Design apb_dut, start of the top module:
module apb_dut (
  input  wire        PSEL,
  input  wire        PENABLE,
  input  wire [31:0] PADDR,
  input  wire        PWRITE,
  input  wire [31:0] PWDATA,
  input  wire        PCLK,
  input  wire        PRESET,
  output reg  [31:0] PRDATA,
  output reg         PREADY,
  output reg         PSLVERR
);
==> flow/config.mk <==
export PLATFORM = sky130hd
export DESIGN_NAME = apb_dut
export DESIGN_NICKNAME = apb_dut
export VERILOG_FILES = /design/flow/design.v
export SDC_FILE = /design/flow/constraint.sdc
export NUM_CORES = 4
export LEC_CHECK = 0
export ABC_AREA = 1
export CAP_MARGIN = 10
export CORE_MARGIN = 9
export CORE_UTILIZATION = 38
export CTS_CLUSTER_DIAMETER = 126
export GPL_ROUTABILITY_DRIVEN = 0
export HOLD_SLACK_MARGIN = 0.24
export SLEW_MARGIN = 40
==> flow/constraint.sdc <==
create_clock -name core_clock -period 4.2 [get_ports {PCLK}]
set_input_delay 0.8400 -clock core_clock [delete_from_list [all_inputs] [get_ports {PCLK}]]
set_output_delay 0.8400 -clock core_clock [all_outputs]
set_load 0.01 [all_outputs]
run.sh (not shown) runs the stock make flow with config.mk's settings and CLKGATE_MAP_FILE=.
The baseline produced a clean layout.
Next try:
- ABC_AREA: 1 -> 0
- CAP_MARGIN: 10 -> 20
- CORE_MARGIN: 9 -> 2
- CORE_UTILIZATION: 38 -> 72
- CTS_CLUSTER_DIAMETER: 126 -> 333
- CTS_CLUSTER_SIZE: not set -> 98
- GPL_ROUTABILITY_DRIVEN: 0 -> not set
- HOLD_SLACK_MARGIN: 0.24 -> not set
- PLACE_DENSITY: not set -> 0.4
- SETUP_SLACK_MARGIN: not set -> 0.42
- SLEW_MARGIN: 40 -> 20
- clock period: 4.2 -> 2.33 ns (I/O delays scaled with it)
Outcome: The new run aborted during 5_1_grt. Synthesized cell count decreases by well over a third. Die area falls by well over a third. Synthesized area goes down by a little under a tenth.
Next try:
- CTS_CLUSTER_DIAMETER: 333 -> 204
- CTS_CLUSTER_SIZE: 98 -> 47
- PLACE_DENSITY: 0.4 -> not set
- PLACE_DENSITY_LB_ADDON: not set -> 0.17
- SETUP_SLACK_MARGIN: 0.42 -> 0.69
Outcome:
- The new run did not get past 5_1_grt on ODB-0269
- area after synthesis does not change
- die area stays the same
- synthesized cell count is unchanged
Next try:
- ABC_AREA: 0 -> not set
- CORE_UTILIZATION: 72 -> 40
- CTS_CLUSTER_DIAMETER: 204 -> not set
- CTS_CLUSTER_SIZE: 47 -> not set
- PLACE_DENSITY_LB_ADDON: 0.17 -> not set
- SETUP_SLACK_MARGIN: 0.69 -> not set
- clock period: 2.33 -> 4.19 ns (I/O delays scaled with it)
With this change the flow produced a layout that fails on negative setup slack; die size came out higher by well over a third; synthesized cell count stays the same; synthesized area is unchanged.

* * *

## before
Starting RTL as in the previous note.
Design apb_dut, start of the top module:
module apb_dut (
  input  wire        PSEL,
  input  wire        PENABLE,
  input  wire [31:0] PADDR,
  input  wire        PWRITE,
  input  wire [31:0] PWDATA,
  input  wire        PCLK,
  input  wire        PRESET,
  output reg  [31:0] PRDATA,
  output reg         PREADY,
  output reg         PSLVERR
);
  parameter IDLE   = 2'b00;
  parameter SETUP  = 2'b01;
  parameter ACCESS = 2'b10;
  reg [1:0] ps, ns;  
  reg [31:0] mem [31:0];  
  reg        mem_we;      
  always @(posedge PCLK) begin
    if (PRESET) begin
      ps <= IDLE;
    end else begin
      ps <= ns;
    end
  end
  always @(posedge PCLK) begin
    if (mem_we) begin
      mem[PADDR[4:0]] <= PWDATA;
    end
  end
  always @(*) begin
    ns      = ps;
    PREADY  = 1'b0;  
    PSLVERR = 1'b0;  
    mem_we  = 1'b0;
    PRDATA  = mem[PADDR[4:0]];
    case (ps)
      IDLE: begin
        if (PSEL == 1'b1 && PENABLE == 1'b0) begin
          ns = SETUP;
        end else begin
          ns = IDLE;
        end
      end
      SETUP: begin
        if (PSEL == 1'b1 && PENABLE == 1'b1) begin
          ns     = ACCESS;
          PREADY = 1'b1;  
          if (PADDR >= 32) begin  
            PSLVERR = 1'b1;
          end else begin
            if (PWRITE) begin
              mem_we = 1'b1;
            end
          end
        end else if (PSEL == 1'b1 && PENABLE == 1'b0) begin
          ns = SETUP;
        end else begin
          ns = IDLE;
        end
      end
      ACCESS: begin
        PREADY = 1'b1;  
        if (PADDR >= 32) begin
          PSLVERR = 1'b1;
        end
        if (PSEL == 1'b1 && PENABLE == 1'b0) begin
  ...
==> flow/config.mk <==
export PLATFORM = sky130hd
export DESIGN_NAME = apb_dut
export DESIGN_NICKNAME = apb_dut
export VERILOG_FILES = /design/flow/design.v
export SDC_FILE = /design/flow/constraint.sdc
export NUM_CORES = 4
export LEC_CHECK = 0
export ABC_AREA = 0
export CAP_MARGIN = 20
export CORE_MARGIN = 2
export CORE_UTILIZATION = 72
export CTS_CLUSTER_DIAMETER = 204
export CTS_CLUSTER_SIZE = 47
export SETUP_SLACK_MARGIN = 0.69
export SLEW_MARGIN = 20
==> flow/constraint.sdc <==
create_clock -name core_clock -period 2.33 [get_ports {PCLK}]
set_input_delay 0.4660 -clock core_clock [delete_from_list [all_inputs] [get_ports {PCLK}]]
set_output_delay 0.4660 -clock core_clock [all_outputs]
set_load 0.01 [all_outputs]
before did not finish; the tool stopped in global routing with error ODB-0269.
Changes in after relative to before:
- CORE_UTILIZATION changed from 72 to 60
- CTS_CLUSTER_DIAMETER removed (was 204)
- CTS_CLUSTER_SIZE removed (was 47)
- SETUP_SLACK_MARGIN removed (was 0.69)
- ABC_AREA removed (was 0)
- the clock period (ns, I/O delays scaled along) changed from 2.33 to 2.25
[summary]
The higher number of placed instances with taps included of after and before is in after.
after ran in full, but the layout does not pass; the checks complain about setup timing.
Diff before -> after: site row count has increased, floorplan-stage core utilization has decreased, total CTS buffers has increased, post-cts repair resize count has decreased, chip area has increased.

* * *

## run 1
The RTL this note starts from:
==> flow/design.v <==
module apb_dut (
  input  wire        PSEL,
  input  wire        PENABLE,
  input  wire [31:0] PADDR,
  input  wire        PWRITE,
  input  wire [31:0] PWDATA,
  input  wire        PCLK,
  input  wire        PRESET,
  output reg  [31:0] PRDATA,
  output reg         PREADY,
  output reg         PSLVERR
);
  parameter IDLE   = 2'b00;
  parameter SETUP  = 2'b01;
  parameter ACCESS = 2'b10;
  reg [1:0] ps, ns;  
  reg [31:0] mem [31:0];  
  reg        mem_we;      
  always @(posedge PCLK) begin
    if (PRESET) begin
      ps <= IDLE;
    end else begin
      ps <= ns;
    end
  end
  always @(posedge PCLK) begin
    if (mem_we) begin
      mem[PADDR[4:0]] <= PWDATA;
    end
  end
  always @(*) begin
    ns      = ps;
    PREADY  = 1'b0;  
    PSLVERR = 1'b0;  
    mem_we  = 1'b0;
    PRDATA  = mem[PADDR[4:0]];
    case (ps)
      IDLE: begin
        if (PSEL == 1'b1 && PENABLE == 1'b0) begin
          ns = SETUP;
        end else begin
          ns = IDLE;
        end
      end
      SETUP: begin
        if (PSEL == 1'b1 && PENABLE == 1'b1) begin
          ns     = ACCESS;
          PREADY = 1'b1;  
          if (PADDR >= 32) begin  
            PSLVERR = 1'b1;
          end else begin
            if (PWRITE) begin
              mem_we = 1'b1;
            end
          end
        end else if (PSEL == 1'b1 && PENABLE == 1'b0) begin
          ns = SETUP;
        end else begin
          ns = IDLE;
        end
      end
      ACCESS: begin
        PREADY = 1'b1;  
        if (PADDR >= 32) begin
          PSLVERR = 1'b1;
        end
        if (PSEL == 1'b1 && PENABLE == 1'b0) begin
          ns = SETUP;
        end else if (PSEL == 1'b0 && PENABLE == 1'b0) begin
          ns = IDLE;
        end else begin
          ns = IDLE;
        end
      end
      default: ns = IDLE;
    endcase
  end
endmodule
clock: 3.17 ns
lec_check: 0
cap_margin: 20
cell_pad_in_sites_detail_placement: 0
cell_pad_in_sites_global_placement: 0
core_aspect_ratio: 0.64
core_margin: 2
core_utilization: 72
cts_cluster_size: 100
gpl_routability_driven: 1
max_routing_layer: met5
min_routing_layer: met1
place_density: 0.64
setup_slack_margin: 0.91
slew_margin: 20
Run 1 got as far as 5_1_grt, where a tool error ended the run.
Inputs modified between run 1 and run 2:
Settings: CELL_PAD_IN_SITES_DETAIL_PLACEMENT: 0 -> unset; CORE_UTILIZATION: 72 -> 40; MAX_ROUTING_LAYER: met5 -> unset; GPL_ROUTABILITY_DRIVEN: 1 -> unset; MIN_ROUTING_LAYER: met1 -> unset; CTS_CLUSTER_SIZE: 100 -> unset; SETUP_SLACK_MARGIN: 0.91 -> unset; CELL_PAD_IN_SITES_GLOBAL_PLACEMENT: 0 -> unset; CORE_ASPECT_RATIO: 0.64 -> unset; PLACE_DENSITY: 0.64 -> unset; the clock period (ns, I/O delays scaled along): 3.17 -> 4.2.
==> results <==
Run 1: aborted in 5_1_grt (tool error). Run 2 went all the way through the flow, and no timing, DRC or antenna check failed. When run 2 is set beside run 1, its share of the core filled by cells before placement turns out to be 32 points smaller. Comparing final weighted congestion in routability-driven placement for run 1 and run 2, the smaller number came from run 2. Run 2 — horizontal die dimension 21 um higher, run 1 as reference. The post-synthesis chip area from yosys was comparable across run 1 and run 2. Taking run 1 as the reference, in run 2 overall chip area went up by 44000 um2, cell total after placement picked up an extra 15%, area after synthesis ~0 delta.
Input changes introduced in run 3 (baseline for comparison: run 2):
Settings: an added CTS_CLUSTER_SIZE of 33; an added SETUP_SLACK_MARGIN of -0.18; a change of CORE_UTILIZATION from 40 to 72; a change of the clock period (ns, I/O delays scaled along) from 4.2 to 2.33.
==> comparison <==
Run 3 terminated abnormally: 5_1_grt reported DPL-0033. Reported for run 3 and run 2, average cell area after synthesis turned out identical to the last digit. Placed standard-cell area was lower in the run labelled run 2. The final reports for run 3 and run 2 show die size lower in the former. Initial core utilization: run 3 higher than run 2. Cmp run 3 vs run 2: core box area lower in run 3. Run 3 — pre-CTS worst setup slack 1.06 ns lower, run 2 as reference. Re AND-OR/OR-AND share of the synthesized area: no difference whatsoever between run 3 and run 2. Diff run 2 -> run 3 | post-detailed-placement half-perimeter wirelength | down by a few percent. Run 3 against run 2: TritonCTS buffer count went down; width of the die now smaller; post-cts resize count went up 470.
Changes in run 4 relative to run 3:
Settings: swapping 33 for 47 in CTS_CLUSTER_SIZE; swapping -0.18 for 0.67 in SETUP_SLACK_MARGIN; putting ABC_AREA at 0 where nothing was set; putting CTS_CLUSTER_DIAMETER at 204 where nothing was set.
--- outcome ---
- FAIL run 4 @ 5_1_grt: tool exited with error
- Diff run 3..run 4 | number of instances in the synthesized netlist | unchanged
- From run 3 to run 4, proportion of synthesized flip-flops having asynchronous set or reset did not move at all.
- The number of CTS-inserted buffers number comes out higher for run 3 vs run 4.
- Going from run 3 to run 4, register bit total from synthesis ~0 delta; number of buffers inserted to repair setup after CTS +38%; cell row count ~0 delta.
## Diff of input files: run 5 against run 4
Settings: clearing ABC_AREA, which used to be 0; swapping 72 for 11 in CORE_UTILIZATION; clearing CTS_CLUSTER_SIZE, which used to be 47; clearing CTS_CLUSTER_DIAMETER, which used to be 204; clearing SETUP_SLACK_MARGIN, which used to be 0.67; swapping 2.33 for 6.59 in the clock period (ns, I/O delays scaled along).
Findings:
- | post-DP HPWL | run 5 vs run 4 | 14% higher |
- Run 5 | status: complete | timing, DRC, antenna: pass
- Count of cell types in the netlist came out exactly the same in run 5 and run 4.
- The die extent in x reported for run 5 is greater than that of run 4 by 150%.
- Cell row count: run 5 > run 4
